$ cat design/flow/design.v
`timescale 1ns / 1ps
module logical(
input [15:0] a,b,
input [3*8:0] sel,
output reg [15:0] x
    );
 always@(*)
begin
    case(sel)
    "~": 
            x=~a;
    "|": 
            x=a|b;
    "&": 
            x=a&b;
    "~&": 
            x=~(a&b);
    "~|": 
            x=~(a|b);
    "^": 
            x=a^b;
    "~^": 
            x=~(a^b);
    "<<": 
            x=a<<1;
    ">>": 
            x=a>>1;
    "asl": 
            x={a[14:0],1'b0};
    "asr": 
            x={a[15],a[15:1]};
    "rol": 
            x={a[14:0],a[15]};
    "ror": 
            x={a[0],a[15:1]};  
    "cmp": 
            if(a>b)
                x=1;
             else if(a<b)
                x=16'hffff;
             else
                x=0;  
     default:
            x=0;
     endcase
end
endmodule
`timescale 1ns / 1ps
module arithmetic(
input [15:0] A,
input [15:0] B,
input [8:0] sel,
output reg [15:0] Sum,
output reg Cout
    );
wire [15:0] B_comp;
twos_comp TC(B,B_comp);
reg [15:0] b;
wire [15:0] S1;
wire c1;
adder A1( A, b, S1, c1);
always @(*)
case(sel)
"+" : begin
        b = B;
        Sum = S1;
        Cout = c1;
      end
"-" : begin
        b = B_comp;
        Sum = S1;
        Cout = 0;
      end       
default : begin
        b = B;
        Sum = 0;
        Cout = 0;
        end       
endcase 
endmodule
module adder(
input [15:0] A,
input [15:0] B,
output [15:0] Sum,
output Cout
    );
wire [2:0] cout_cla;
wire Cin;
assign Cin = 0;
carry_look_ahead CLA1(A[3:0],B[3:0], Cin, cout_cla[0]);
carry_look_ahead CLA2(A[7:4],B[7:4], cout_cla[0], cout_cla[1]);
carry_look_ahead CLA3(A[11:8],B[11:8], cout_cla[1], cout_cla[2] );  
carry_look_ahead CLA4(A[15:12],B[15:12], cout_cla[2], Cout );
ripple_carry_adder RCA1(A[3:0], B[3:0], Cin, Sum[3:0]);
ripple_carry_adder RCA2(A[7:4], B[7:4],cout_cla[0], Sum[7:4]);
ripple_carry_adder RCA3(A[11:8], B[11:8], cout_cla[1], Sum[11:8]);
ripple_carry_adder RCA4(A[15:12], B[15:12], cout_cla[2], Sum[15:12]);  
endmodule
module full_adder(
input a, b, cin,
output sum, cout
);
    assign sum = a ^ b ^ cin;
    assign cout = (a & b) | (b & cin) | (cin & a);
endmodule
module ripple_carry_adder(
    input [3:0] a, b,
    input cin,
    output [3:0] sum
);
    wire [3:0] c;
    full_adder FA1(a[0], b[0], cin, sum[0], c[0]);
    full_adder FA2(a[1], b[1], c[0], sum[1], c[1]);
    full_adder FA3(a[2], b[2], c[1], sum[2], c[2]);
    full_adder FA4(a[3], b[3], c[2], sum[3], c[3]);
endmodule
module carry_look_ahead(
input [3:0]a,b,
input Cin,
output Cout1);
wire [3:0]p,g;
assign p = a^b;
assign g = a&b;
assign Cout1 =  g[3] | (p[3] & g[2]) | (p[3] & p[2] & g[1]) | (p[3] & p[2] & p[1] & g[0]) | (p[3] & p[2] & p[1] & p[0] & Cin);
endmodule
module twos_comp(
input [15:0]B,
output [15:0]B_comp
);
assign B_comp = ~B + 1'b1;
endmodule
`timescale 1ns / 1ps
module multiplier( input clk, input[15:0]A1, B1, output reg [31:0] C);
integer i;
reg [31:0]A2;
reg [15:0]B2;
always@(posedge clk )
begin
		C=0;
		A2[15:0]=A1;
		A2[31:16]=0;
		B2=B1;
        for (i=0;i<16;i=i+1)
        begin
			if(B1[i]==1'b0)
			begin
				C=C+0;
			end
			else
			begin
				C=C+(A1<<i);
			end
		end
end
endmodule
`timescale 1ns / 1ps
module ALU(
input clk,
input [15:0]a,b,
input [3*8:0] op,
output  reg [31:0]out
    );
wire [15:0]z1,z2;
wire [31:0]z3;
reg [15:0] a1, a2, a3, b1, b2, b3;
reg [1:0] sel;
wire Cout;
always @(*)
if(  op == "" || op == "~" || op == "|" || op == "&" || op == "~&" || op == "~|" ||
     op == "^" || op == "~^" || op == ">>" || op == "<<" || op == "asr" || 
     op == "asl" || op == "ror" || op == "rol" || op == "cmp" )
 sel = 2'b00;
else if(op == "+" || op == "-")
    sel = 2'b01;
else if( op == "*" )
    sel = 2'b10;
else
    sel = 2'b00;
logical L(a1, b1, op, z1);
arithmetic AA1( a2,b2,op,z2,Cout);
multiplier M( clk,a3, b3, z3);
always @(*)
case(sel)
2'b00 : begin
        a1 = a;
        a2 = 0;
        a3 = 0;
        b1 = b;
        b2 = 0;
        b3 = 0;
        out[15:0] = z1;
        out[31:16] = 0;
        end
2'b01  : begin
        a1 = 0;
        a2 = a;
        a3 = 0;
        b1 = 0;
        b2 = b;
        b3 = 0;
        out[15:0] = z2;
        out[16] = Cout;
        out[31:17] = 0;
        end     
default :  begin
        a1 = 0;
        a2 = 0;
        a3 = a;
        b1 = 0;
        b2 = 0;
        b3 = b;
       out = z3;
        end            
endcase
endmodule
$ cat design/flow/run.sh
#!/bin/bash
# the make line also repeats each setting of config.mk as NAME=value (left out here)
make -C /OpenROAD-flow-scripts/flow DESIGN_CONFIG=/design/flow/config.mk WORK_HOME=/design/flow/orfs CLKGATE_MAP_FILE= finish
$ cat design/flow/config.mk
export PLATFORM = sky130hd
export DESIGN_NAME = ALU
export DESIGN_NICKNAME = ALU
export VERILOG_FILES = /design/flow/design.v
export SDC_FILE = /design/flow/constraint.sdc
export NUM_CORES = 4
export LEC_CHECK = 0
export ABC_AREA = 0
export CAP_MARGIN = 0
export CELL_PAD_IN_SITES_GLOBAL_PLACEMENT = 2
export CORE_ASPECT_RATIO = 0.58
export CORE_MARGIN = 7
export CORE_UTILIZATION = 17
export CTS_CLUSTER_DIAMETER = 362
export CTS_CLUSTER_SIZE = 80
export GPL_ROUTABILITY_DRIVEN = 1
export GPL_TIMING_DRIVEN = 0
export MAX_ROUTING_LAYER = met5
export PLACE_DENSITY_LB_ADDON = 0.22
export SLEW_MARGIN = 20
$ cat design/flow/constraint.sdc
create_clock -name core_clock -period 16.6 [get_ports {clk}]
set_input_delay 3.3200 -clock core_clock [delete_from_list [all_inputs] [get_ports {clk}]]
set_output_delay 3.3200 -clock core_clock [all_outputs]
set_load 0.01 [all_outputs]
==> results of run 1 <==
==> metrics by stage <==
stage          TNS, ps  instances  area, um^2  setup WS [ps]  hold WS (ps)
2_1_floorplan   -69320       2631       19200          -5130          3430
3_5_place_dp   -188890       4156       21900         -11680          3920
5_1_grt        -123870       4450       26600          -8080          3660
3_3_place_gp   -201820       4153       21900         -12310          3900
6_report       -106780       4454       26600          -7250          3610
4_1_cts        -103620       4377       25200          -7170          3600
==> what timing repair did <==
item                       CTS  global route
pin swaps                  199           160
gates cloned                 2             0
buffers inserted           212            72
resized                    361           182
setup endpoints to repair   22            21
hold endpoints to repair     0             0
==> area by class of cell <==
type                       count  share of cell area, %
sequential                    32                   2.41
inverter                     117                   1.72
clock inverter                 3                  0.160
timing repair buffer         368                   11.3
clock buffer                   5                  0.470
antenna                        5                 0.0470
multi-input combinational   2387                   75.1
tap                         1441                   6.77
buffer                        96                   2.00
==> layer usage <==
metal  track usage, %  up-vias  wire (um)
met5                0        -          0
met4             1.89        0       1290
met3             1.68       80       4580
met2             23.2      596      40200
met1             25.8    10800      54600
li1                 -    10400          -
==> impl_metrics.yaml, run 1 <==
# flow metrics
run_status:
  status: "complete, but fails checks"
  so_faults: "setup timing"
synth:
  async_flop_share_pct: 0
  synth_chip_area_um2: 18300
  logic_family: "AND-OR/OR-AND gates"
  ys_cells: 2631
  netlist.area_leader.share_pct: 21.6
  ff_type: "dfxtp_1"
  edf_count: 0
  synth_dominant_cell_count: "ha_1"
  ys_sh_aoi_pct: 30.9
  synth_flops: 32
  synthDistinctLibCells: 86
  common_cells: "ha_1, nand2_1, nor2_1, a21oi_1, o21ai_0"
  ys_sh_mux_pct: 3.78
  avgSynthCellArea_um2: 6.97
  ys_seq_share_pct: 3.50
  topCellsByArea: "ha_1, a21oi_1, nand2_1"
  xor_share_pct: 8.98
  netlist_instances: 2631
  syn_area_um2: 18300
  top_area_cell: "ha_1"
  yosysWarnings: 5
  fp_nets: 3031
  adder_share_pct: 24.4
  ys_sh_simple_pct: 24.0
place:
  place_congestion: 0.865
  io_buffers: 81
  place_hpwl_mm: 77.5
worst_setup_path:
  path_buffers: 15
  end_kind: "flop"
  crit_type: "in -> reg"
  startpoint_type: "input port"
  cp_common_cell: "ha_4"
  crit_path_max_incr_delay_ps: 410
  cp_max_fo: 5
  crit_cells: 115
  slowest_stage: "fa_2"
  crit_path_start: "op[8]"
  arrival_ps: 24100
  cp.required_ps: 16850
  endpoint: "M.C[30]"
  critPathTopFamily: "AND-OR/OR-AND gates"
power:
  p_leak_uw: 0.0120
  clockPowerShare_pct: 43.3
  peakVddDrop_mv: 0.0280
  p_comb_uw: 75.7
  comb_power_share_pct: 28.2
  seq-power_uw: 76.8
  power.group.top: "clock"
  p_seq_share_pct: 28.6
  total_power_uw: 269
  cellPowerDensity_nw_per_um2: 10.1
  swShare_pct: 35.3
  p_switching_uw: 94.9
  p_clk_uw: 116
  internal-power_uw: 174
die:
  row_count: 91
  core_area_um2: 107000
  die_area_um2: 118000
  die_y_um: 264
  die_width_um: 445
  fp_util_pct: 17.2
  ios: 90
drt:
  drc: 0
  wl_per_cell_um: 22.6
  ant_nets: 0
  num_vias: 22000
  via_per_inst: 4.93
  wirelength_mm: 101
  dr.first_iter.drc_count: 1812
  dr.pass1.iters: 5
clocking:
  clockBufferDepth: 2
  htree_levels: 2
  cts_tree: "done"
  numCtsBuffers: 5
  clkSinkCount: 32
  hold_buffers: 0
  cts-root-buf: "clkbuf_16"
  clk_pin_slew_ps: 50
final_layout:
  fin_nets: 3407
  fin_util_pct: 25.0
  syn_to_final_growth_pct: 45.3
  seqCellArea_um2: 641
  fillers: 11700
  layout.area.comb_um2: 20000
grt:
  grt_use_total_pct: 16.1
  grt_pass1_vias: 21400
  grt_start_max_net_pins: 21
  grt_pass1_wl_mm: 144
  antenna_found_initial: 6
  grt_overflow_total: 0
min_path:
  hold_class: "in -> reg"
  hp-start: "b[14]"
  hold-path-endpoint: "M.C[29]"
  holdPathStages: 3
timing:
  rsz0062_at_grt: "true"
  period_used_pct: 144
  hold_viol: 0
  period_needed_ps: 23850
  tightest_slew_ps: 1040
  finalSetupViolCount: 20
  timing.slew.headroom_pct: 30.6
  worst_slack_ps: -7250
  fmax_ghz: 0.0419
  report.final.slew_viol_count: 0
run:
  max-cap-violations: 0
  log.warning_count: 73
==> inputs of run 2 (changes only) <==
Settings changed: ABC_AREA 0 to 1, CAP_MARGIN 0 to 20, CELL_PAD_IN_SITES_GLOBAL_PLACEMENT 2 to default, CORE_ASPECT_RATIO 0.58 to default, CORE_MARGIN 7 to 2, CORE_UTILIZATION 17 to 72, CTS_CLUSTER_DIAMETER 362 to 94, CTS_CLUSTER_SIZE 80 to 100, GPL_ROUTABILITY_DRIVEN 1 to default, GPL_TIMING_DRIVEN 0 to default, MAX_ROUTING_LAYER met5 to default, PLACE_DENSITY from default to 0.42, PLACE_DENSITY_LB_ADDON 0.22 to default, TNS_END_PERCENT from default to 5.
Clock period 16.6 ns to 18.9 ns, I/O delays scaled along.
==> run 2 against run 1 <==
The flow now stops in detailed placement. Area after synthesis up 0.81%. Die size down 77%. Synthesized cell count up 19%.
==> impl_metrics.yaml, run 2 <==
# physical design summary
synth:
  syn_area_um2: 18500
  logic_family: "simple AND/OR/NAND/NOR gates"
  synth_dominant_cell_count: "nand2_1"
  async_flop_share_pct: 0
  yosysWarnings: 5
  netlist.area_leader.share_pct: 21.4
  ys_sh_aoi_pct: 20.3
  top_area_cell: "ha_1"
  ff_type: "dfxtp_1"
  ys_cells: 3129
  topCellsByArea: "ha_1, nand2_1, inv_1"
  edf_count: 0
  xor_share_pct: 4.08
  adder_share_pct: 24.2
  synth_flops: 32
  netlist_instances: 3129
  common_cells: "nand2_1, inv_1, ha_1, nor2_1, a21oi_1"
  avgSynthCellArea_um2: 5.90
  ys_seq_share_pct: 3.47
  synth_chip_area_um2: 18500
  ys_sh_mux_pct: 0.0542
  fp_nets: 3529
  synthDistinctLibCells: 67
  ys_sh_simple_pct: 37.1
place:
  io_buffers: 89
  place_congestion: 1.04
run_status:
  stop_stage: "detailed placement"
  status: "did not finish"
  tool.error: "[ERROR DPL-0033] detailed placement checks failed during check placement."
die:
  ios: 90
  die_area_um2: 27000
  row_count: 58
  fp_util_pct: 73.4
  die_y_um: 164
  core_area_um2: 25200
  die_width_um: 164
run 2: stage by stage:
stage / hold slack [ps] / instances
2_1_floorplan: 3960 / 3129
3_3_place_gp: 4520 / 4107
==> inputs of run 3 (changes only) <==
Settings changed: ABC_AREA 1 to default, CORE_UTILIZATION 72 to 50, CTS_CLUSTER_DIAMETER 94 to default, CTS_CLUSTER_SIZE 100 to default, PLACE_DENSITY 0.42 to default, TNS_END_PERCENT 5 to 35.
Clock period 18.9 ns to 15.1 ns, I/O delays scaled along.
==> run 3 against run 2 <==
Now fails the layout checks on setup timing. Synthesized cell count down 16%. Die size up 42%. Area after synthesis shrank 0.81%.
==> impl_metrics.yaml, run 3 <==
# flow metrics
drt:
  dr.pass1.iters: 6
  wirelength_mm: 82.7
  diodes: 0
  drc: 0
  wl_per_cell_um: 20.7
  via_per_inst: 6.20
  num_vias: 24700
  ant_nets: 0
  dr.first_iter.drc_count: 2008
place:
  place_congestion: 0.946
  place_hpwl_mm: 58.9
  dpl_cell_area_um2: 26100
  io_buffers: 89
  place_ws_ps: -8470
run:
  max-cap-violations: 0
  log.warning_count: 74
timing:
  rsz0062_at_grt: "true"
  worst_slack_ps: -7590
  tightest_slew_ps: 860
  hold_viol: 0
  report.final.slew_viol_count: 0
  fin_tns_setup_ps: -114780
  period_used_pct: 150
  fmax_ghz: 0.0441
  period_needed_ps: 22690
  timing.slew.headroom_pct: 42.6
  finalSetupViolCount: 20
power:
  p_leak_uw: 0.0147
  p_comb_uw: 89.9
  clockPowerShare_pct: 40.3
  comb_power_share_pct: 30.8
  swShare_pct: 37.0
  peakVddDrop_mv: 0.0304
  internal-power_uw: 184
  p_seq_share_pct: 28.9
  cellPowerDensity_nw_per_um2: 10.2
  p_switching_uw: 108
  seq-power_uw: 84.3
  power.group.top: "clock"
  p_clk_uw: 118
die:
  die_area_um2: 38200
  die_width_um: 195
  die_y_um: 195
  row_count: 70
  fp_util_pct: 50.4
  ios: 90
  core_area_um2: 36300
synth:
  netlist.area_leader.share_pct: 21.6
  ys_sh_aoi_pct: 30.9
  async_flop_share_pct: 0
  logic_family: "AND-OR/OR-AND gates"
  top_area_cell: "ha_1"
  ys_cells: 2631
  ys_sh_simple_pct: 24.0
  xor_share_pct: 8.98
  ys_sh_mux_pct: 3.78
  topCellsByArea: "ha_1, a21oi_1, nand2_1"
  adder_share_pct: 24.4
  ys_seq_share_pct: 3.50
  avgSynthCellArea_um2: 6.97
  yosysWarnings: 5
  synth_chip_area_um2: 18300
  edf_count: 0
  synth_dominant_cell_count: "ha_1"
  common_cells: "ha_1, nand2_1, nor2_1, a21oi_1, o21ai_0"
  fp_nets: 3031
  synthDistinctLibCells: 86
  syn_area_um2: 18300
  synth_flops: 32
  ff_type: "dfxtp_1"
  netlist_instances: 2631
final_layout:
  fin_util_pct: 79.1
  fin_nets: 3924
  fin_area_um2: 28700
  fillers: 2613
  syn_to_final_growth_pct: 56.9
clocking:
  clkSinkCount: 32
  numCtsBuffers: 5
  clk_pin_slew_ps: 70
  cts_tree: "done"
  hold_buffers: 0
  htree_levels: 2
  cts-root-buf: "clkbuf_16"
  clockBufferDepth: 2
grt:
  grt_start_max_net_pins: 43
  grt_use_total_pct: 39.5
  grt_overflow_total: 0
  grt_pass1_wl_mm: 122
  grt_pass1_vias: 23700
  antenna_found_initial: 0
worst_setup_path:
  endpoint: "M.C[30]"
  crit_path_start: "op[24]"
  cp_max_fo: 7
  startpoint_type: "input port"
  slowest_stage: "or3_4"
  crit_type: "in -> reg"
  cp.required_ps: 15370
  end_kind: "flop"
  cp_common_cell: "ha_4"
  critPathTopFamily: "AND-OR/OR-AND gates"
  arrival_ps: 22960
  crit_path_max_incr_delay_ps: 410
  path_buffers: 13
  crit_cells: 108
min_path:
  hold_class: "in -> reg"
  hp-start: "b[15]"
  holdPathStages: 2
  hold-path-endpoint: "M.C[29]"
run_status:
  so_faults: "setup timing"
  status: "complete, but fails checks"
[run 3: per-layer routing]
metal  global-route usage (%)  share of wire (%)  up-vias
li1                         -                  -    11500
met5                        0              0.065        -
met3                     5.27                9.4      309
met1                     50.8                 40    11700
met2                     66.1                 45     1282
met4                     16.9                4.8        2
[run 3: timing repair]
action	CTS	global route
resized	164	231
pin swaps	109	187
buffers inserted	72	41
endpoints found under the setup margin	21	21
endpoints found under the hold margin	0	0
gates cloned	0	1
[run 3: metrics by stage]
step / hold WS, ps / instances / total power [uW]
after floorplan: 3130 / 2631 / 121
after global placement: 3720 / 3871 / 170
after detailed placement: 3730 / 3871 / 171
after CTS: 3410 / 3951 / 283
after global routing: 3430 / 3993 / 296
final: 3420 / 3993 / 292
[run 3: layout make-up]
type	instances	area [um^2]	area share, %
clock buffers	5	125	0.435
clock inverters	3	18.8	0.0653
inverters	117	447	1.55
multi-input cells	2385	19300	67.2
flip-flops and latches	32	641	2.23
well taps	468	586	2.04
repair buffers	983	7620	26.5
==> inputs of run 4 (changes only) <==
Settings changed: CAP_MARGIN 20 to 0, CELL_PAD_IN_SITES_DETAIL_PLACEMENT from default to 1, CORE_ASPECT_RATIO from default to 0.65, CORE_MARGIN 2 to 8, CORE_UTILIZATION 50 to 40, CTS_CLUSTER_DIAMETER from default to 42, CTS_CLUSTER_SIZE from default to 96, GPL_ROUTABILITY_DRIVEN from default to 0, GPL_TIMING_DRIVEN from default to 0, HOLD_SLACK_MARGIN from default to 0.18, MAX_ROUTING_LAYER from default to met4, MIN_ROUTING_LAYER from default to met2, SETUP_SLACK_MARGIN from default to 0.49, TNS_END_PERCENT 35 to default.
Clock period 15.1 ns to 41.3 ns, I/O delays scaled along.
==> run 4 against run 3 <==
The run now fails in global routing. Area after synthesis did not move. Die size rose by 39%. Synthesized cell count did not move.
==> impl_metrics.yaml, run 4 <==
# physical design summary
run_status:
  status: "did not finish"
  stop_stage: "global routing"
  tool.error: "[ERROR GRT-0116] Global routing finished with congestion. Check the congestion regions in the DRC Viewer."
grt:
  grt_overflow_total: 34
  grt_use_total_pct: 61.5
place:
  place_hpwl_mm: 67.3
  io_buffers: 81
  place_ws_ps: 5090
clocking:
  clockBufferDepth: 2
  htree_levels: 2
  cts-root-buf: "clkbuf_16"
  clkSinkCount: 32
  numCtsBuffers: 5
  hold_buffers: 0
  post_cts_buffers: 0
  ctsResizeCount: 0
die:
  core_area_um2: 45400
  ios: 90
  die_area_um2: 53100
  fp_util_pct: 40.4
  die_y_um: 189
  row_count: 63
  die_width_um: 282
synth:
  synthDistinctLibCells: 86
  adder_share_pct: 24.4
  xor_share_pct: 8.98
  avgSynthCellArea_um2: 6.97
  fp_nets: 3031
  synth_chip_area_um2: 18300
  ys_cells: 2631
  netlist.area_leader.share_pct: 21.6
  yosysWarnings: 5
  top_area_cell: "ha_1"
  synth_dominant_cell_count: "ha_1"
  logic_family: "AND-OR/OR-AND gates"
  edf_count: 0
  async_flop_share_pct: 0
  ys_sh_simple_pct: 24.0
  ys_sh_mux_pct: 3.78
  topCellsByArea: "ha_1, a21oi_1, nand2_1"
  netlist_instances: 2631
  ff_type: "dfxtp_1"
  ys_sh_aoi_pct: 30.9
  ys_seq_share_pct: 3.50
  syn_area_um2: 18300
  synth_flops: 32
  common_cells: "ha_1, nand2_1, nor2_1, a21oi_1, o21ai_0"
-- run 4: metal layers --
layer	overflow	track usage (%)
met5	-	-
met4	0	37.1
met3	33	75.1
met2	1	62.8
met1	-	-
-- run 4: per-stage QoR --
stage / std cells / area, um^2 / hold slack, ps / total power [uW] / util (%)
4_1_cts: 3342 / 20200 / 8490 / 104 / 44.4
3_5_place_dp: 3334 / 20000 / 8790 / 58.1 / 44.1
2_1_floorplan: 2631 / 18300 / 8370 / 43.9 / -
3_3_place_gp: 3329 / 19900 / 8780 / 56.9 / 43.9
==> inputs of run 5 (changes only) <==
Settings changed: CAP_MARGIN 0 to 20, CELL_PAD_IN_SITES_DETAIL_PLACEMENT 1 to default, CORE_ASPECT_RATIO 0.65 to default, CORE_MARGIN 8 to 2, CTS_CLUSTER_DIAMETER 42 to default, CTS_CLUSTER_SIZE 96 to 79, GPL_ROUTABILITY_DRIVEN 0 to default, GPL_TIMING_DRIVEN 0 to default, HOLD_SLACK_MARGIN 0.18 to default, MAX_ROUTING_LAYER met4 to default, MIN_ROUTING_LAYER met2 to default, SETUP_SLACK_MARGIN 0.49 to default.
Clock period 41.3 ns to 44.4 ns, I/O delays scaled along.
==> run 5 against run 4 <==
The run now finishes clean. Area after synthesis did not move. Synthesized cell count did not move. Die size shrank 10%.
==> impl_metrics.yaml, run 5 <==
# flow metrics
run_status:
  status: "finished clean"
run:
  max-cap-violations: 0
  log.warning_count: 70
timing:
  fmax_ghz: 0.0304
  tightest_slew_ps: 954
  period_used_pct: 74.1
  fin_tns_setup_ps: 0
  period_needed_ps: 32910
  report.final.slew_viol_count: 0
  finalSetupViolCount: 0
  timing.slew.headroom_pct: 36.3
  hold_viol: 0
  holdWs_ps: 9260
  rsz0062_at_grt: "false"
power:
  p_leak_uw: 0.0102
  p_switching_uw: 32.8
  cellPowerDensity_nw_per_um2: 4.57
  power.group.top: "clock"
  swShare_pct: 35.6
  p_seq_share_pct: 31.1
  clockPowerShare_pct: 40.7
  peakVddDrop_mv: 0.0122
  p_clk_uw: 37.5
  seq-power_uw: 28.7
  comb_power_share_pct: 28.2
  p_comb_uw: 26.0
  internal-power_uw: 59.4
worst_setup_path:
  end_kind: "flop"
  cp_max_fo: 65
  cp.required_ps: 44600
  critPathTopFamily: "AND-OR/OR-AND gates"
  crit_type: "in -> reg"
  arrival_ps: 33110
  crit_path_max_incr_delay_ps: 660
  slowest_stage: "a221oi_1"
  endpoint: "M.C[29]"
  startpoint_type: "input port"
  crit_path_start: "op[1]"
  path_buffers: 8
  cp_common_cell: "ha_1"
  crit_cells: 102
synth:
  fp_nets: 3031
  netlist.area_leader.share_pct: 21.6
  ys_sh_simple_pct: 24.0
  ys_sh_mux_pct: 3.78
  adder_share_pct: 24.4
  synth_dominant_cell_count: "ha_1"
  syn_area_um2: 18300
  async_flop_share_pct: 0
  ys_seq_share_pct: 3.50
  logic_family: "AND-OR/OR-AND gates"
  ys_cells: 2631
  edf_count: 0
  xor_share_pct: 8.98
  synth_flops: 32
  ys_sh_aoi_pct: 30.9
  synthDistinctLibCells: 86
  ff_type: "dfxtp_1"
  avgSynthCellArea_um2: 6.97
  top_area_cell: "ha_1"
  synth_chip_area_um2: 18300
  yosysWarnings: 5
  netlist_instances: 2631
  common_cells: "ha_1, nand2_1, nor2_1, a21oi_1, o21ai_0"
  topCellsByArea: "ha_1, a21oi_1, nand2_1"
clocking:
  clkSinkCount: 32
  htree_levels: 2
  cts-root-buf: "clkbuf_16"
  ctsResizeCount: 0
  numCtsBuffers: 5
  clk_pin_slew_ps: 60
  cts_tree: "done"
  clockBufferDepth: 2
  hold_buffers: 0
  post_cts_buffers: 0
drt:
  num_vias: 20400
  dr.first_iter.drc_count: 1835
  diodes: 0
  wl_met3_mm: 4.58
  wirelength_mm: 68.6
  dr.pass1.iters: 6
  wl_met1_mm: 30.6
  wl_per_cell_um: 20.9
  ant_nets: 0
  via_per_inst: 6.22
  met2_length_mm: 30.4
  top_layer_used: "met4"
  drc: 0
grt:
  grt_overflow_total: 0
  grt_pass1_wl_mm: 108
  grt_start_max_net_pins: 66
  antenna_found_initial: 1
  grt_pass1_vias: 19600
  grt_use_total_pct: 28.3
place:
  place_hpwl_mm: 52.6
  dpl.cell_count: 3275
  io_buffers: 89
  place_congestion: 0.959
  dpl_cell_area_um2: 20000
final_layout:
  fin_nets: 3082
  fin_area_um2: 20200
  syn_to_final_growth_pct: 10.0
  fin_util_pct: 44.5
  finalNonFillerCells: 3283
die:
  ios: 90
  row_count: 78
  core_area_um2: 45300
  die_width_um: 218
  die_y_um: 218
  fp_util_pct: 40.5
  die_area_um2: 47500
min_path:
  hold-path-endpoint: "M.C[29]"
  holdPathStages: 2
  hp-start: "b[15]"
  hold_class: "in -> reg"
run 5: routing by layer:
layer / track usage (%) / vias to the layer above
met2: 46.5 / 785
met3: 2.27 / 179
li1: - / 9796
met1: 37.8 / 9649
met4: 12.3 / 0
met5: 0 / -
run 5: through the flow:
stage | power [uW] | setup WS (ps)
final | 92.1 | 11490
after global placement | 54.4 | 11930
after CTS | 92.1 | 11880
after detailed placement | 54.5 | 11610
after floorplan | 40.9 | 14370
after global routing | 94.6 | 9690
run 5: final cells by class:
cell class	instances	area [um^2]
Sequential cell	32	641
Clock buffer	5	125
Inverter	117	439
Tap cell	600	751
Fill cell	4663	25100
Clock inverter	3	18.8
Timing Repair Buffer	141	1280
Multi-Input combinational cell	2385	16900
==> inputs of run 6 (changes only) <==
Settings changed: CELL_PAD_IN_SITES_DETAIL_PLACEMENT from default to 1, CORE_ASPECT_RATIO from default to 0.65, CORE_MARGIN 2 to 8, CTS_CLUSTER_DIAMETER from default to 42, CTS_CLUSTER_SIZE 79 to 96, GPL_ROUTABILITY_DRIVEN from default to 0, GPL_TIMING_DRIVEN from default to 0, MIN_ROUTING_LAYER from default to met2, SETUP_SLACK_MARGIN from default to 0.49.
Clock period 44.4 ns to 21.0 ns, I/O delays scaled along.
==> run 6 against run 5 <==
The run now fails in global routing. Die size up 12%. Area after synthesis unchanged. Synthesized cell count unchanged.
==> impl_metrics.yaml, run 6 <==
# physical design summary
run_status:
  status: "did not finish"
  stop_stage: "global routing"
  tool.error: "[ERROR GRT-0116] Global routing finished with congestion. Check the congestion regions in the DRC Viewer."
die:
  die_width_um: 282
  fp_util_pct: 40.4
  row_count: 63
  die_y_um: 189
  ios: 90
  die_area_um2: 53100
  core_area_um2: 45400
clocking:
  numCtsBuffers: 5
  hold_buffers: 0
  cts-root-buf: "clkbuf_16"
  htree_levels: 2
  clkSinkCount: 32
  clockBufferDepth: 2
synth:
  logic_family: "AND-OR/OR-AND gates"
  netlist_instances: 2631
  topCellsByArea: "ha_1, a21oi_1, nand2_1"
  async_flop_share_pct: 0
  ys_sh_simple_pct: 24.0
  synth_chip_area_um2: 18300
  ys_cells: 2631
  ys_seq_share_pct: 3.50
  ys_sh_mux_pct: 3.78
  syn_area_um2: 18300
  common_cells: "ha_1, nand2_1, nor2_1, a21oi_1, o21ai_0"
  xor_share_pct: 8.98
  ys_sh_aoi_pct: 30.9
  fp_nets: 3031
  edf_count: 0
  avgSynthCellArea_um2: 6.97
  ff_type: "dfxtp_1"
  yosysWarnings: 5
  adder_share_pct: 24.4
  netlist.area_leader.share_pct: 21.6
  synth_dominant_cell_count: "ha_1"
  synthDistinctLibCells: 86
  top_area_cell: "ha_1"
  synth_flops: 32
place:
  dpl.cell_count: 3329
  place_ws_ps: -7780
  place_hpwl_mm: 67.7
  io_buffers: 81
grt:
  grt_use_total_pct: 62.6
  grt_overflow_total: 36
run 6: stage by stage:
stage	cell area, um^2	total power, uW
4_1_cts	24300	208
3_3_place_gp	20800	113
3_5_place_dp	20800	115
2_1_floorplan	19200	86.7
run 6: what timing repair did:
item                                    CTS
pin swaps                               233
endpoints found under the setup margin   20
gates cloned                              2
buffers inserted                        226
gates resized                           400
run 6: per-layer routing:
metal | GRT overflow | track usage (%)
met5 | 11 | 46.5
met4 | 0 | 38.2
met3 | 25 | 77.0
met2 | 0 | 64.8
met1 | - | -
==> inputs of run 7 (changes only) <==
Settings changed: CELL_PAD_IN_SITES_DETAIL_PLACEMENT 1 to default, CORE_ASPECT_RATIO 0.65 to default, CORE_MARGIN 8 to 2, CORE_UTILIZATION 40 to 66, CTS_CLUSTER_DIAMETER 42 to 351, CTS_CLUSTER_SIZE 96 to 98, GPL_ROUTABILITY_DRIVEN 0 to default, GPL_TIMING_DRIVEN 0 to default, MIN_ROUTING_LAYER met2 to default, PLACE_DENSITY from default to 0.4, SETUP_SLACK_MARGIN 0.49 to 5.0, TNS_END_PERCENT from default to 10.
Clock period 21.0 ns to 18.5 ns, I/O delays scaled along.
==> run 7 against run 6 <==
The run fails in clock tree synthesis. Die size shrank 45%. Area after synthesis is the same. Synthesized cell count is the same.
==> impl_metrics.yaml, run 7 <==
# physical design summary
synth:
  top_area_cell: "ha_1"
  adder_share_pct: 24.4
  ys_seq_share_pct: 3.50
  yosysWarnings: 5
  synth_chip_area_um2: 18300
  common_cells: "ha_1, nand2_1, nor2_1, a21oi_1, o21ai_0"
  ys_sh_simple_pct: 24.0
  ff_type: "dfxtp_1"
  xor_share_pct: 8.98
  synth_flops: 32
  fp_nets: 3031
  topCellsByArea: "ha_1, a21oi_1, nand2_1"
  ys_sh_mux_pct: 3.78
  synth_dominant_cell_count: "ha_1"
  edf_count: 0
  netlist_instances: 2631
  ys_sh_aoi_pct: 30.9
  netlist.area_leader.share_pct: 21.6
  synthDistinctLibCells: 86
  syn_area_um2: 18300
  avgSynthCellArea_um2: 6.97
  ys_cells: 2631
  async_flop_share_pct: 0
  logic_family: "AND-OR/OR-AND gates"
die:
  die_y_um: 171
  die_width_um: 171
  row_count: 61
  fp_util_pct: 66.5
  ios: 90
  core_area_um2: 27600
  die_area_um2: 29100
place:
  dpl_cell_area_um2: 25400
  place_hpwl_mm: 64.1
  io_buffers: 89
  place_ws_ps: -6290
  place_congestion: 1.04
  dpl.cell_count: 3705
run_status:
  status: "did not finish"
  stop_stage: "clock tree synthesis"
  tool.error: "[ERROR DPL-0033] detailed placement checks failed during check placement."
-- run 7: through the flow --
stage	hold WS, ps	setup TNS [ps]
after detailed placement	4420	-89940
after floorplan	3810	-42650
after global placement	4410	-66130
==> inputs of run 8 (changes only) <==
Settings changed: CORE_UTILIZATION 66 to 59, CTS_CLUSTER_DIAMETER 351 to default, CTS_CLUSTER_SIZE 98 to default, PLACE_DENSITY 0.4 to default, SETUP_SLACK_MARGIN 5.0 to default, TNS_END_PERCENT 10 to default.
Clock period 18.5 ns to 15.0 ns, I/O delays scaled along.
==> run 8 against run 7 <==
The flow stops in global routing. Area after synthesis unchanged. Die size rose by 12%. Synthesized cell count did not move.
==> impl_metrics.yaml, run 8 <==
# physical design summary
synth:
  avgSynthCellArea_um2: 6.97
  ys_sh_aoi_pct: 30.9
  top_area_cell: "ha_1"
  async_flop_share_pct: 0
  ys_sh_mux_pct: 3.78
  adder_share_pct: 24.4
  syn_area_um2: 18300
  synth_flops: 32
  synth_chip_area_um2: 18300
  ys_cells: 2631
  synth_dominant_cell_count: "ha_1"
  edf_count: 0
  yosysWarnings: 5
  logic_family: "AND-OR/OR-AND gates"
  ys_sh_simple_pct: 24.0
  ys_seq_share_pct: 3.50
  fp_nets: 3031
  common_cells: "ha_1, nand2_1, nor2_1, a21oi_1, o21ai_0"
  xor_share_pct: 8.98
  netlist_instances: 2631
  ff_type: "dfxtp_1"
  synthDistinctLibCells: 86
  netlist.area_leader.share_pct: 21.6
  topCellsByArea: "ha_1, a21oi_1, nand2_1"
clocking:
  clkSinkCount: 32
  clockBufferDepth: 2
  htree_levels: 2
  numCtsBuffers: 5
  cts-root-buf: "clkbuf_16"
place:
  place_ws_ps: -8780
  place_hpwl_mm: 61.5
  io_buffers: 89
  place_congestion: 1.01
grt:
  grt_use_total_pct: 95.1
  grt_overflow_total: 869
die:
  ios: 90
  fp_util_pct: 59.9
  die_width_um: 180
  die_area_um2: 32500
  row_count: 64
  die_y_um: 180
  core_area_um2: 30600
run_status:
  status: "did not finish"
  stop_stage: "global routing"
  tool.error: "[ERROR GRT-0232] Routing congestion too high. Check the congestion heatmap in the GUI."
-- run 8: per-layer routing --
metal | overflow | GRT usage, %
met5 | 8 | 64.7
met4 | 255 | 102
met3 | 35 | 85.5
met2 | 540 | 106
met1 | 31 | 91.7
-- run 8: through the flow --
| stage | cells | cell area, um^2 |
|---|---|---|
| detailed placement | 3778 | 25900 |
| CTS | 3850 | 27200 |
| global placement | 3778 | 25900 |
| floorplan | 2631 | 19300 |
-- run 8: what timing repair did --
item | CTS
resized | 202
pin swaps | 101
endpoints found under the setup margin | 21
hold buffers | 0
setup buffers | 65
==> inputs of run 9 (changes only) <==
Settings changed: CAP_MARGIN 20 to 40, CELL_PAD_IN_SITES_GLOBAL_PLACEMENT from default to 3, CORE_UTILIZATION 59 to 39, CTS_CLUSTER_DIAMETER from default to 152, CTS_CLUSTER_SIZE from default to 85, GPL_ROUTABILITY_DRIVEN from default to 0, GPL_TIMING_DRIVEN from default to 0, PLACE_DENSITY_LB_ADDON from default to 0.0, SETUP_SLACK_MARGIN from default to 2.55, SLEW_MARGIN 20 to 40.
Clock period 15.0 ns to 32.9 ns, I/O delays scaled along.
==> run 9 against run 8 <==
The run now finishes clean. Die size grew 50%. Area after synthesis is the same. Synthesized cell count is the same.
==> impl_metrics.yaml, run 9 <==
# flow metrics
synth:
  yosysWarnings: 5
  xor_share_pct: 8.98
  avgSynthCellArea_um2: 6.97
  netlist.area_leader.share_pct: 21.6
  ff_type: "dfxtp_1"
  ys_seq_share_pct: 3.50
  async_flop_share_pct: 0
  netlist_instances: 2631
  ys_sh_mux_pct: 3.78
  topCellsByArea: "ha_1, a21oi_1, nand2_1"
  synth_flops: 32
  ys_sh_aoi_pct: 30.9
  synth_dominant_cell_count: "ha_1"
  synth_chip_area_um2: 18300
  syn_area_um2: 18300
  fp_nets: 3031
  ys_cells: 2631
  top_area_cell: "ha_1"
  logic_family: "AND-OR/OR-AND gates"
  edf_count: 0
  synthDistinctLibCells: 86
  common_cells: "ha_1, nand2_1, nor2_1, a21oi_1, o21ai_0"
  adder_share_pct: 24.4
  ys_sh_simple_pct: 24.0
grt:
  grt_pass1_vias: 19100
  grt_start_max_net_pins: 28
  grt_use_total_pct: 30.9
  grt_pass1_wl_mm: 116
  top_usage_layer: "met2"
  grt_util_met1_pct: 44.3
  grt.met3_usage_pct: 2.14
  antenna_found_initial: 0
  grt.met2_usage_pct: 49.6
  grt_overflow_total: 0
die:
  ios: 90
  die_y_um: 221
  die_area_um2: 48700
  core_area_um2: 46500
  die_width_um: 221
  fp_util_pct: 39.5
  row_count: 79
timing:
  rsz0062_at_grt: "true"
  period_used_pct: 89.1
  period_needed_ps: 29330
  hold_viol: 0
  tightest_slew_ps: 891
  report.final.slew_viol_count: 0
  fmax_ghz: 0.0341
  fin_tns_setup_ps: 0
  timing.slew.headroom_pct: 40.6
  finalSetupViolCount: 0
drt:
  wl_per_cell_um: 23.0
  wirelength_mm: 77.5
  dr.first_iter.drc_count: 1968
  via_per_inst: 6.15
  num_vias: 20700
  drc: 0
  dr.pass1.iters: 6
  ant_nets: 0
  diodes: 0
power:
  internal-power_uw: 79.2
  p_switching_uw: 42.9
  clockPowerShare_pct: 39.7
  p_seq_share_pct: 31.7
  total_power_uw: 122
  power.group.top: "clock"
  cellPowerDensity_nw_per_um2: 5.83
  p_leak_uw: 0.0105
  seq-power_uw: 38.7
  p_clk_uw: 48.5
  swShare_pct: 35.1
  comb_power_share_pct: 28.6
  p_comb_uw: 34.9
  peakVddDrop_mv: 0.0175
min_path:
  hold_class: "in -> reg"
  hp-start: "b[14]"
  holdPathStages: 3
  hold-path-endpoint: "M.C[29]"
place:
  dpl_cell_area_um2: 20100
  io_buffers: 81
  place_hpwl_mm: 61.5
worst_setup_path:
  arrival_ps: 29490
  slowest_stage: "clkdlybuf4s50_1"
  cp_common_cell: "ha_1"
  cp_max_fo: 10
  path_buffers: 15
  startpoint_type: "input port"
  crit_cells: 113
  critPathTopFamily: "AND-OR/OR-AND gates"
  cp.required_ps: 33060
  endpoint: "M.C[31]"
  crit_path_max_incr_delay_ps: 480
  crit_path_start: "op[6]"
  crit_type: "in -> reg"
  end_kind: "flop"
final_layout:
  fin_nets: 3161
  syn_to_final_growth_pct: 14.3
  fin_area_um2: 21000
clocking:
  cts-root-buf: "clkbuf_16"
  clkSinkCount: 32
  numCtsBuffers: 5
  htree_levels: 2
  hold_buffers: 0
  cts_tree: "done"
  clk_pin_slew_ps: 60
  clockBufferDepth: 2
run_status:
  status: "finished clean"
run:
  max-cap-violations: 0
  log.warning_count: 71
==> run 9: repair_timing <==
action / 4_1_cts / 5_1_grt
gates resized: 34 / 97
buffers inserted: 8 / 25
gates cloned: 0 / 1
setup endpoints to repair: 12 / 10
pin swaps: 5 / 28
==> run 9: per-stage QoR <==
stage,instances,utilization [%],hold slack (ps),worst slack (ps)
after global routing,3369,45.1,6850,2380
after CTS,3343,43.9,6780,2570
after detailed placement,3327,43.3,7080,-974
final,3369,45.1,6790,3570
after global placement,3319,42.8,7080,-2930
after floorplan,2631,-,6690,5170
==> run 9: final cells by class <==
type	count	area, um^2
repair buffers	123	1250
clock buffers	5	125
well taps	607	759
fillers	4938	25500
flip-flops and latches	32	641
clock inverters	3	18.8
plain buffers	97	448
inverters	117	443
multi-input cells	2385	17300
==> run 9: per-layer routing <==
metal	share of wire (%)	up-vias
met3	5.9	98
met4	2.7	0
li1	-	9999
met2	44	685
met1	48	9927
met5	0	-
==> inputs of run 10 (changes only) <==
Settings changed: ABC_AREA from default to 1, CAP_MARGIN 40 to 20, CELL_PAD_IN_SITES_GLOBAL_PLACEMENT 3 to default, CORE_UTILIZATION 39 to 72, CTS_CLUSTER_DIAMETER 152 to 94, CTS_CLUSTER_SIZE 85 to default, GPL_ROUTABILITY_DRIVEN 0 to default, GPL_TIMING_DRIVEN 0 to default, PLACE_DENSITY from default to 0.42, PLACE_DENSITY_LB_ADDON 0.0 to default, SETUP_SLACK_MARGIN 2.55 to default, SLEW_MARGIN 40 to 20.
Clock period 32.9 ns to 23.5 ns, I/O delays scaled along.
==> run 10 against run 9 <==
Now fails the layout checks on setup timing. Die size shrank 45%. Worst setup slack worse by 3700 ps. Sequential cell count did not move. Sequential share of layout area shrank 0.13 points. Global-route usage up 11 points. Critical endpoint is now M.C[30]. Core utilization increased by 42 points. Synthesized cell count is 19% higher. Non-clock buffer count shrank 48. Highest routed layer unchanged. First-iteration DRC count up 77%. Sequential power increased by about 40%. Total power is 56% higher.
==> impl_metrics.yaml, run 10 <==
# flow metrics
run_status:
  status: "complete, but fails checks"
  so_faults: "setup timing"
worst_setup_path:
  crit_cells: 137
  cp.required_ps: 23720
  slowest_stage: "clkdlybuf4s50_1"
  crit_path_max_incr_delay_ps: 490
  path_buffers: 14
  critPathTopFamily: "simple AND/OR/NAND/NOR gates"
  crit_path_start: "op[2]"
  cp_common_cell: "nand2_1"
  startpoint_type: "input port"
  crit_type: "in -> reg"
  arrival_ps: 23840
  endpoint: "M.C[30]"
  end_kind: "flop"
  cp_max_fo: 13
power:
  power.group.top: "clock"
  p_clk_uw: 72.3
  p_switching_uw: 69.7
  swShare_pct: 36.7
  peakVddDrop_mv: 0.0263
  internal-power_uw: 120
  p_seq_share_pct: 28.5
  comb_power_share_pct: 33.4
  p_leak_uw: 0.0116
  clockPowerShare_pct: 38.0
  seq-power_uw: 54.2
  p_comb_uw: 63.5
  cellPowerDensity_nw_per_um2: 8.70
die:
  die_y_um: 164
  die_area_um2: 27000
  ios: 90
  fp_util_pct: 73.4
  row_count: 58
  die_width_um: 164
  core_area_um2: 25200
synth:
  logic_family: "simple AND/OR/NAND/NOR gates"
  async_flop_share_pct: 0
  synth_dominant_cell_count: "nand2_1"
  synth_chip_area_um2: 18500
  topCellsByArea: "ha_1, nand2_1, inv_1"
  syn_area_um2: 18500
  ys_sh_simple_pct: 37.1
  top_area_cell: "ha_1"
  synth_flops: 32
  ys_seq_share_pct: 3.47
  ys_sh_mux_pct: 0.0542
  synthDistinctLibCells: 67
  fp_nets: 3529
  avgSynthCellArea_um2: 5.90
  adder_share_pct: 24.2
  netlist_instances: 3129
  ys_sh_aoi_pct: 20.3
  xor_share_pct: 4.08
  edf_count: 0
  ff_type: "dfxtp_1"
  common_cells: "nand2_1, inv_1, ha_1, nor2_1, a21oi_1"
  netlist.area_leader.share_pct: 21.4
  yosysWarnings: 5
  ys_cells: 3129
drt:
  wl_met1_mm: 24.7
  diodes: 0
  via_per_inst: 6.49
  wl_per_cell_um: 18.7
  drc: 0
  dr.pass1.iters: 13
  top_layer_used: "met4"
  num_vias: 23200
  wl_met3_mm: 8.54
  dr.first_iter.drc_count: 3493
  wirelength_mm: 66.8
  met2_length_mm: 28.6
  ant_nets: 0
timing:
  period_needed_ps: 23620
  fin_tns_setup_ps: -120
  holdWs_ps: 5090
  finalSetupViolCount: 1
  report.final.slew_viol_count: 0
  worst_slack_ps: -120
  tightest_slew_ps: 1090
  fmax_ghz: 0.0423
  hold_viol: 0
  timing.slew.headroom_pct: 27.2
  period_used_pct: 101
run:
  max-cap-violations: 0
  log.warning_count: 72
clocking:
  clkSinkCount: 32
  cts_tree: "done"
  htree_levels: 2
  clk_pin_slew_ps: 80
  clockBufferDepth: 2
  cts-root-buf: "clkbuf_16"
  numCtsBuffers: 5
grt:
  grt_pass1_wl_mm: 92.5
  grt_start_max_net_pins: 33
  grt_pass1_vias: 19800
  antenna_found_initial: 1
  grt_use_total_pct: 41.4
  grt_overflow_total: 0
place:
  place_hpwl_mm: 44.5
  dpl.cell_count: 3528
  io_buffers: 89
  place_congestion: 1.01
final_layout:
  fin_nets: 3646
  finalNonFillerCells: 3577
  fin_util_pct: 86.8
  syn_to_final_growth_pct: 18.3
min_path:
  hold_class: "in -> reg"
  hold-path-endpoint: "M.C[0]"
  hp-start: "a[0]"
  holdPathStages: 3
run 10: timing repair:
| item | CTS | global route |
|---|---|---|
| pin swaps | 2 | 84 |
| hold buffers | 0 | 0 |
| hold endpoints to repair | 0 | 0 |
| setup endpoints to repair | 5 | 12 |
| resized | 19 | 324 |
| buffers inserted | 2 | 39 |
run 10: area by class of cell:
type                    instances  area [um^2]
multi-input cells            2595        17500
fillers                      1436         3330
inverters                     440         1660
repair buffers                172         1530
flip-flops and latches         32          641
well taps                     330          413
clock buffers                   5          125
clock inverters                 3         18.8
run 10: routing by layer:
metal  GRT usage (%)  up-vias
li1                -    10600
met1            53.9    10200
met2            66.3     1811
met3            5.78      500
met4            21.8        0
met5               0        -
run 10: per-stage QoR:
stage / power, uW / worst slack (ps) / instance area (um^2)
floorplan: 85.8 / 620 / 18500
global placement: 113 / 1.66 / 19800
detailed placement: 114 / -718 / 19800
CTS: 183 / 8.77 / 20000
global route: 193 / -1200 / 21800
finish: 190 / -120 / 21800
==> inputs of run 11 (changes only) <==
Settings changed: ABC_AREA 1 to default, CAP_MARGIN 20 to 5, CELL_PAD_IN_SITES_DETAIL_PLACEMENT from default to 0, CELL_PAD_IN_SITES_GLOBAL_PLACEMENT from default to 2, CORE_ASPECT_RATIO from default to 0.52, CORE_UTILIZATION 72 to 18, CTS_CLUSTER_DIAMETER 94 to 195, CTS_CLUSTER_SIZE from default to 20, PLACE_DENSITY 0.42 to 0.81, SETUP_SLACK_MARGIN from default to 5.0.
Clock period 23.5 ns to 27.6 ns, I/O delays scaled along.
==> run 11 against run 10 <==
Now clean on timing, DRC and antenna. Clock-buffer cell count unchanged. Sequential cell count did not move. Wire length up 25%. Core utilization down 61 points. Largest power group unchanged. First-iteration DRC count decreased by 40%. Area after synthesis decreased by 0.81%. Global-route usage down 26 points. Sequential power down 15%.
==> impl_metrics.yaml, run 11 <==
# flow metrics
power:
  p_comb_uw: 43.5
  seq-power_uw: 46.1
  internal-power_uw: 105
  power.group.top: "clock"
  peakVddDrop_mv: 0.0197
  total_power_uw: 165
  p_seq_share_pct: 28.0
  p_switching_uw: 60.4
  comb_power_share_pct: 26.4
  p_clk_uw: 75.3
  swShare_pct: 36.6
  p_leak_uw: 0.0115
  clockPowerShare_pct: 45.7
  cellPowerDensity_nw_per_um2: 6.40
synth:
  edf_count: 0
  fp_nets: 3031
  ys_sh_simple_pct: 24.0
  top_area_cell: "ha_1"
  topCellsByArea: "ha_1, a21oi_1, nand2_1"
  logic_family: "AND-OR/OR-AND gates"
  common_cells: "ha_1, nand2_1, nor2_1, a21oi_1, o21ai_0"
  ys_cells: 2631
  ys_sh_aoi_pct: 30.9
  adder_share_pct: 24.4
  avgSynthCellArea_um2: 6.97
  xor_share_pct: 8.98
  yosysWarnings: 5
  synth_flops: 32
  ff_type: "dfxtp_1"
  synthDistinctLibCells: 86
  netlist.area_leader.share_pct: 21.6
  ys_sh_mux_pct: 3.78
  ys_seq_share_pct: 3.50
  async_flop_share_pct: 0
  netlist_instances: 2631
  syn_area_um2: 18300
  synth_dominant_cell_count: "ha_1"
  synth_chip_area_um2: 18300
timing:
  period_needed_ps: 24920
  tightest_slew_ps: 1090
  worst_slack_ps: 2680
  hold_viol: 0
  timing.slew.headroom_pct: 27.4
  holdWs_ps: 5900
  finalSetupViolCount: 0
  fin_tns_setup_ps: 0
  period_used_pct: 90.3
  fmax_ghz: 0.0401
  rsz0062_at_grt: "true"
  report.final.slew_viol_count: 0
clocking:
  clk_pin_slew_ps: 70
  numCtsBuffers: 5
  cts-root-buf: "clkbuf_16"
  hold_buffers: 0
  clockBufferDepth: 2
  cts_tree: "done"
  htree_levels: 2
  clkSinkCount: 32
worst_setup_path:
  cp_max_fo: 5
  slowest_stage: "or3_4"
  endpoint: "M.C[30]"
  path_buffers: 9
  crit_path_max_incr_delay_ps: 410
  startpoint_type: "input port"
  crit_cells: 107
  end_kind: "flop"
  cp_common_cell: "ha_4"
  cp.required_ps: 27800
  arrival_ps: 25130
  crit_path_start: "op[18]"
  critPathTopFamily: "AND-OR/OR-AND gates"
  crit_type: "in -> reg"
grt:
  grt_pass1_vias: 20000
  grt_overflow_total: 0
  grt_use_total_pct: 15.3
  antenna_found_initial: 6
  grt_start_max_net_pins: 42
  grt_pass1_wl_mm: 124
die:
  die_y_um: 234
  die_area_um2: 105000
  ios: 90
  row_count: 84
  fp_util_pct: 18.1
  die_width_um: 447
  core_area_um2: 101000
drt:
  top_layer_used: "met4"
  wl_met1_mm: 43.5
  ant_nets: 0
  wl_per_cell_um: 19.5
  met2_length_mm: 30.5
  via_per_inst: 5.00
  num_vias: 21400
  drc: 0
  dr.first_iter.drc_count: 2108
  wl_met3_mm: 8.75
  dr.pass1.iters: 6
  wirelength_mm: 83.7
place:
  place_congestion: 0.931
  dpl_cell_area_um2: 21800
  place_hpwl_mm: 63.6
  io_buffers: 89
  place_ws_ps: 355
min_path:
  hold_class: "in -> reg"
  hp-start: "b[0]"
  holdPathStages: 2
  hold-path-endpoint: "M.C[0]"
run:
  max-cap-violations: 0
  log.warning_count: 73
final_layout:
  seqCellArea_um2: 641
  layout.area.comb_um2: 19800
  fin_nets: 3304
  fin_area_um2: 25800
  fillers: 11100
  syn_to_final_growth_pct: 40.6
run_status:
  status: "finished clean"
==> run 11: layout make-up <==
| cell class | instances | share of cell area, % |
|---|---|---|
| multi-input cells | 2385 | 76.7 |
| well taps | 1376 | 6.68 |
| repair buffers | 363 | 11.7 |
| clock inverters | 3 | 0.165 |
| diodes | 5 | 0.0486 |
| flip-flops and latches | 32 | 2.49 |
| inverters | 117 | 1.71 |
| clock buffers | 5 | 0.486 |
==> run 11: metrics by stage <==
step                      cells  util (%)
after detailed placement   4057      21.6
after global routing       4282      25.5
after global placement     4057      21.6
after CTS                  4222      24.1
after floorplan            2631         -
final                      4286      25.5
==> run 11: what timing repair did <==
item                       CTS  global route
setup endpoints to repair   17            17
resized                    325           172
gates cloned                 2             0
setup buffers              155            59
pin swaps                  183           133
==> run 11: routing by layer <==
metal	vias to the layer above	track usage, %
li1	10200	-
met1	10300	24.4
met2	874	19.3
met3	64	5.01
met4	0	1.95
met5	-	0
==> inputs of run 12 (changes only) <==
Settings changed: ABC_AREA from default to 1, CAP_MARGIN 5 to 0, CELL_PAD_IN_SITES_DETAIL_PLACEMENT 0 to default, CELL_PAD_IN_SITES_GLOBAL_PLACEMENT 2 to default, CORE_ASPECT_RATIO 0.52 to 0.58, CORE_UTILIZATION 18 to 47, CTS_CLUSTER_DIAMETER 195 to default, CTS_CLUSTER_SIZE 20 to default, GPL_ROUTABILITY_DRIVEN from default to 1, PLACE_DENSITY 0.81 to default, PLACE_DENSITY_LB_ADDON from default to 0.2.
Clock period 27.6 ns to 17.6 ns, I/O delays scaled along.
==> run 12 against run 11 <==
The layout now fails its checks (setup timing). Clock-buffer cell count unchanged. Critical path type unchanged. Largest power group unchanged. Combinational power increased by 120%. Highest routed layer is now met5. Sequential share of layout area shrank 0.42 points.
==> impl_metrics.yaml, run 12 <==
# flow metrics
run_status:
  status: "complete, but fails checks"
  so_faults: "setup timing"
worst_setup_path:
  path_buffers: 26
  crit_cells: 131
  cp_common_cell: "nand2_1"
  arrival_ps: 22000
  crit_path_start: "b[0]"
  cp_max_fo: 6
  crit_path_max_incr_delay_ps: 720
  cp.required_ps: 17800
  slowest_stage: "clkdlybuf4s50_1"
  startpoint_type: "input port"
  critPathTopFamily: "simple AND/OR/NAND/NOR gates"
  end_kind: "flop"
  crit_type: "in -> reg"
  endpoint: "M.C[30]"
final_layout:
  fin_nets: 4537
  layout.area.comb_um2: 19500
  syn_to_final_growth_pct: 67.4
  finalNonFillerCells: 4653
  seqCellArea_um2: 641
  fillers: 2405
  fin_area_um2: 30900
clocking:
  cts-root-buf: "clkbuf_16"
  clockBufferDepth: 2
  numCtsBuffers: 5
  hold_buffers: 0
  clk_pin_slew_ps: 70
  htree_levels: 2
  cts_tree: "done"
  clkSinkCount: 32
synth:
  ys_sh_aoi_pct: 20.3
  synth_flops: 32
  ys_sh_mux_pct: 0.0542
  common_cells: "nand2_1, inv_1, ha_1, nor2_1, a21oi_1"
  yosysWarnings: 5
  edf_count: 0
  ys_sh_simple_pct: 37.1
  synth_dominant_cell_count: "nand2_1"
  adder_share_pct: 24.2
  fp_nets: 3529
  topCellsByArea: "ha_1, nand2_1, inv_1"
  synthDistinctLibCells: 67
  async_flop_share_pct: 0
  netlist.area_leader.share_pct: 21.4
  syn_area_um2: 18500
  netlist_instances: 3129
  synth_chip_area_um2: 18500
  ys_cells: 3129
  logic_family: "simple AND/OR/NAND/NOR gates"
  xor_share_pct: 4.08
  avgSynthCellArea_um2: 5.90
  ys_seq_share_pct: 3.47
  top_area_cell: "ha_1"
  ff_type: "dfxtp_1"
timing:
  worst_slack_ps: -4200
  fin_tns_setup_ps: -52180
  report.final.slew_viol_count: 0
  hold_viol: 0
  fmax_ghz: 0.0459
  tightest_slew_ps: 1120
  period_needed_ps: 21800
  period_used_pct: 124
  finalSetupViolCount: 18
  rsz0062_at_grt: "true"
  timing.slew.headroom_pct: 25.2
place:
  dpl.cell_count: 4407
  place_congestion: 1.04
  place_hpwl_mm: 59.4
  dpl_cell_area_um2: 26300
  place_ws_ps: -4190
  io_buffers: 89
grt:
  grt_use_total_pct: 38.4
  antenna_found_initial: 3
  grt_start_max_net_pins: 34
  grt_pass1_vias: 24900
  grt_overflow_total: 0
  grt_pass1_wl_mm: 128
drt:
  wl_met1_mm: 37.1
  dr.pass1.iters: 9
  wl_met3_mm: 11.6
  ant_nets: 0
  num_vias: 27700
  drc: 0
  top_layer_used: "met5"
  dr.first_iter.drc_count: 3103
  wirelength_mm: 94.6
  met2_length_mm: 39.9
  via_per_inst: 5.96
  wl_per_cell_um: 20.3
power:
  p_leak_uw: 0.0165
  p_clk_uw: 112
  peakVddDrop_mv: 0.0471
  p_switching_uw: 99.4
  clockPowerShare_pct: 39.6
  cellPowerDensity_nw_per_um2: 9.11
  seq-power_uw: 72.3
  internal-power_uw: 182
  p_comb_uw: 97.8
  p_seq_share_pct: 25.7
  swShare_pct: 35.3
  power.group.top: "clock"
  comb_power_share_pct: 34.7
die:
  die_area_um2: 41000
  row_count: 55
  core_area_um2: 38900
  ios: 90
  die_width_um: 264
  fp_util_pct: 47.5
  die_y_um: 155
min_path:
  hold_class: "in -> reg"
  hp-start: "op[22]"
  holdPathStages: 8
  hold-path-endpoint: "M.C[0]"
run:
  max-cap-violations: 0
  log.warning_count: 73
[run 12: area by class of cell]
| type | count | share of cell area, % |
|---|---|---|
| Clock inverter | 3 | 0.138 |
| Multi-Input combinational cell | 2595 | 63.1 |
| Clock buffer | 5 | 0.404 |
| Tap cell | 513 | 2.07 |
| Antenna cell | 2 | 0.0162 |
| Timing Repair Buffer | 1063 | 26.7 |
| Inverter | 440 | 5.47 |
| Sequential cell | 32 | 2.07 |
[run 12: stage by stage]
step	total power, uW	hold WS [ps]	util [%]
after CTS	272	3880	74.5
after detailed placement	163	4250	67.7
after global routing	289	3900	79.6
final	282	3880	79.6
after floorplan	115	3700	-
after global placement	162	4230	67.7
[run 12: repair_timing]
item | in CTS | in global routing
pin swaps | 255 | 225
resized | 406 | 312
endpoints found under the setup margin | 34 | 39
setup buffers | 159 | 77
[run 12: metal layers]
layer / vias to the layer above / GRT usage, %
met1: 12700 / 52.2
met3: 623 / 9.73
met4: 2 / 10.7
li1: 12400 / -
met2: 1974 / 60.0
met5: - / 0
==> inputs of run 13 (changes only) <==
Settings changed: CAP_MARGIN 0 to 20, CORE_ASPECT_RATIO 0.58 to default, CORE_UTILIZATION 47 to 65, CTS_CLUSTER_DIAMETER from default to 380, GPL_ROUTABILITY_DRIVEN 1 to default, PLACE_DENSITY from default to 0.41, PLACE_DENSITY_LB_ADDON 0.2 to default, SETUP_SLACK_MARGIN 5.0 to default.
Clock period 17.6 ns to 10.5 ns, I/O delays scaled along.
==> run 13 against run 12 <==
The flow now stops in clock tree synthesis. Die size down 27%. Synthesized cell count unchanged. Area after synthesis unchanged.
==> impl_metrics.yaml, run 13 <==
# physical design summary
die:
  core_area_um2: 27900
  fp_util_pct: 66.3
  ios: 90
  die_width_um: 173
  row_count: 61
  die_y_um: 173
  die_area_um2: 29800
synth:
  top_area_cell: "ha_1"
  synthDistinctLibCells: 67
  edf_count: 0
  logic_family: "simple AND/OR/NAND/NOR gates"
  topCellsByArea: "ha_1, nand2_1, inv_1"
  common_cells: "nand2_1, inv_1, ha_1, nor2_1, a21oi_1"
  async_flop_share_pct: 0
  avgSynthCellArea_um2: 5.90
  synth_flops: 32
  fp_nets: 3529
  xor_share_pct: 4.08
  adder_share_pct: 24.2
  ys_sh_aoi_pct: 20.3
  ys_sh_simple_pct: 37.1
  netlist.area_leader.share_pct: 21.4
  ff_type: "dfxtp_1"
  ys_cells: 3129
  syn_area_um2: 18500
  synth_dominant_cell_count: "nand2_1"
  ys_sh_mux_pct: 0.0542
  yosysWarnings: 5
  ys_seq_share_pct: 3.47
  netlist_instances: 3129
  synth_chip_area_um2: 18500
place:
  io_buffers: 89
  place_hpwl_mm: 64.6
  place_ws_ps: -10660
  place_congestion: 1.01
run_status:
  status: "did not finish"
  tool.error: "[ERROR DPL-0038] Utilization greater than 100%, impossible to legalize"
  stop_stage: "clock tree synthesis"
[run 13: metrics by stage]
step / area, um^2 / TNS (ps) / power [uW] / instances / util, %
after detailed placement: 25900 / -184350 / 276 / 4241 / 93.1
after floorplan: 19600 / -126770 / 194 / 3129 / -
after global placement: 25900 / -153780 / 267 / 4241 / 93.1
==> inputs of run 14 (changes only) <==
Settings changed: ABC_AREA 1 to default, CORE_UTILIZATION 65 to 72, CTS_CLUSTER_DIAMETER 380 to 27, CTS_CLUSTER_SIZE from default to 98, PLACE_DENSITY 0.41 to 0.37, TNS_END_PERCENT from default to 10.
Clock period 10.5 ns to 28.8 ns, I/O delays scaled along.
==> run 14 against run 13 <==
Now clean on timing, DRC and antenna. Area after synthesis shrank 0.81%. Die size shrank 10%. Synthesized cell count shrank 16%.
==> impl_metrics.yaml, run 14 <==
# flow metrics
power:
  seq-power_uw: 44.2
  p_clk_uw: 58.2
  p_seq_share_pct: 31.1
  peakVddDrop_mv: 0.0208
  p_leak_uw: 0.0103
  p_comb_uw: 39.6
  comb_power_share_pct: 27.9
  swShare_pct: 35.7
  clockPowerShare_pct: 41.0
  power.group.top: "clock"
  internal-power_uw: 91.3
  p_switching_uw: 50.7
  cellPowerDensity_nw_per_um2: 7.11
worst_setup_path:
  cp.required_ps: 29040
  cp_common_cell: "ha_1"
  end_kind: "flop"
  endpoint: "M.C[30]"
  crit_path_start: "op[6]"
  cp_max_fo: 16
  arrival_ps: 28080
  path_buffers: 5
  startpoint_type: "input port"
  slowest_stage: "o311ai_0"
  crit_cells: 103
  crit_type: "in -> reg"
  critPathTopFamily: "AND-OR/OR-AND gates"
  crit_path_max_incr_delay_ps: 490
synth:
  xor_share_pct: 8.98
  ys_sh_aoi_pct: 30.9
  synthDistinctLibCells: 86
  common_cells: "ha_1, nand2_1, nor2_1, a21oi_1, o21ai_0"
  ys_cells: 2631
  topCellsByArea: "ha_1, a21oi_1, nand2_1"
  synth_flops: 32
  ys_sh_mux_pct: 3.78
  adder_share_pct: 24.4
  top_area_cell: "ha_1"
  ys_seq_share_pct: 3.50
  yosysWarnings: 5
  syn_area_um2: 18300
  edf_count: 0
  ys_sh_simple_pct: 24.0
  synth_dominant_cell_count: "ha_1"
  async_flop_share_pct: 0
  synth_chip_area_um2: 18300
  fp_nets: 3031
  netlist_instances: 2631
  ff_type: "dfxtp_1"
  avgSynthCellArea_um2: 6.97
  logic_family: "AND-OR/OR-AND gates"
  netlist.area_leader.share_pct: 21.6
grt:
  grt_use_total_pct: 46.5
  grt_pass1_wl_mm: 101
  antenna_found_initial: 3
  grt_pass1_vias: 19900
  grt_overflow_total: 0
  grt_start_max_net_pins: 38
die:
  fp_util_pct: 73.0
  die_width_um: 164
  core_area_um2: 25100
  die_y_um: 164
  die_area_um2: 26700
  row_count: 58
  ios: 90
run:
  max-cap-violations: 0
  log.warning_count: 72
timing:
  tightest_slew_ps: 1020
  period_needed_ps: 27840
  fmax_ghz: 0.0359
  period_used_pct: 96.7
  hold_viol: 0
  finalSetupViolCount: 0
  fin_tns_setup_ps: 0
  report.final.slew_viol_count: 0
  timing.slew.headroom_pct: 31.9
final_layout:
  fin_nets: 3077
  syn_to_final_growth_pct: 9.03
  seqCellArea_um2: 641
  fillers: 1835
  fin_util_pct: 79.6
  layout.area.comb_um2: 17100
place:
  place_congestion: 1.03
  place_hpwl_mm: 48.5
  io_buffers: 89
clocking:
  clk_pin_slew_ps: 60
  htree_levels: 2
  hold_buffers: 0
  clkSinkCount: 32
  cts-root-buf: "clkbuf_16"
  numCtsBuffers: 5
  clockBufferDepth: 2
  cts_tree: "done"
min_path:
  hp-start: "b[15]"
  holdPathStages: 2
  hold_class: "in -> reg"
  hold-path-endpoint: "M.C[29]"
drt:
  dr.pass1.iters: 7
  dr.first_iter.drc_count: 2762
  wirelength_mm: 64.9
  drc: 0
  num_vias: 21500
  wl_per_cell_um: 21.6
  ant_nets: 0
  via_per_inst: 7.13
run_status:
  status: "finished clean"
==> run 14: what timing repair did <==
action | in CTS | in global routing
resized | 0 | 44
buffers inserted | 0 | 7
hold endpoints to repair | 0 | 0
endpoints found under the setup margin | 0 | 9
==> run 14: metal layers <==
| metal | vias to the layer above | routed length, um | track usage, % |
|---|---|---|---|
| met5 | - | 30 | 0 |
| met4 | 4 | 4590 | 28.6 |
| met3 | 373 | 8600 | 9.52 |
| met2 | 1580 | 27100 | 72.4 |
| met1 | 9723 | 24600 | 58.8 |
| li1 | 9788 | - | - |
==> run 14: area by class of cell <==
type | instances | area share (%)
Multi-Input combinational cell | 2385 | 85.5
Timing Repair Buffer | 136 | 6.28
Sequential cell | 32 | 3.21
Inverter | 117 | 2.20
Tap cell | 330 | 2.07
Clock buffer | 5 | 0.626
Clock inverter | 3 | 0.0939
Antenna cell | 1 | 0.0125
==> run 14: stage by stage <==
step                      cells  total power (uW)  setup slack [ps]  hold slack [ps]  instance area (um^2)
after global placement     2992              80.8              1200             6460                 19600
after floorplan            2631              63.0              1890             5870                 18300
after detailed placement   2992              81.7               353             6460                 19600
after CTS                  3000               138               500             6160                 19700
final                      3009               142               958             6170                 20000
after global routing       3008               144              -266             6180                 20000
Power figures rest on the tool's default switching activity, not on a simulated workload.
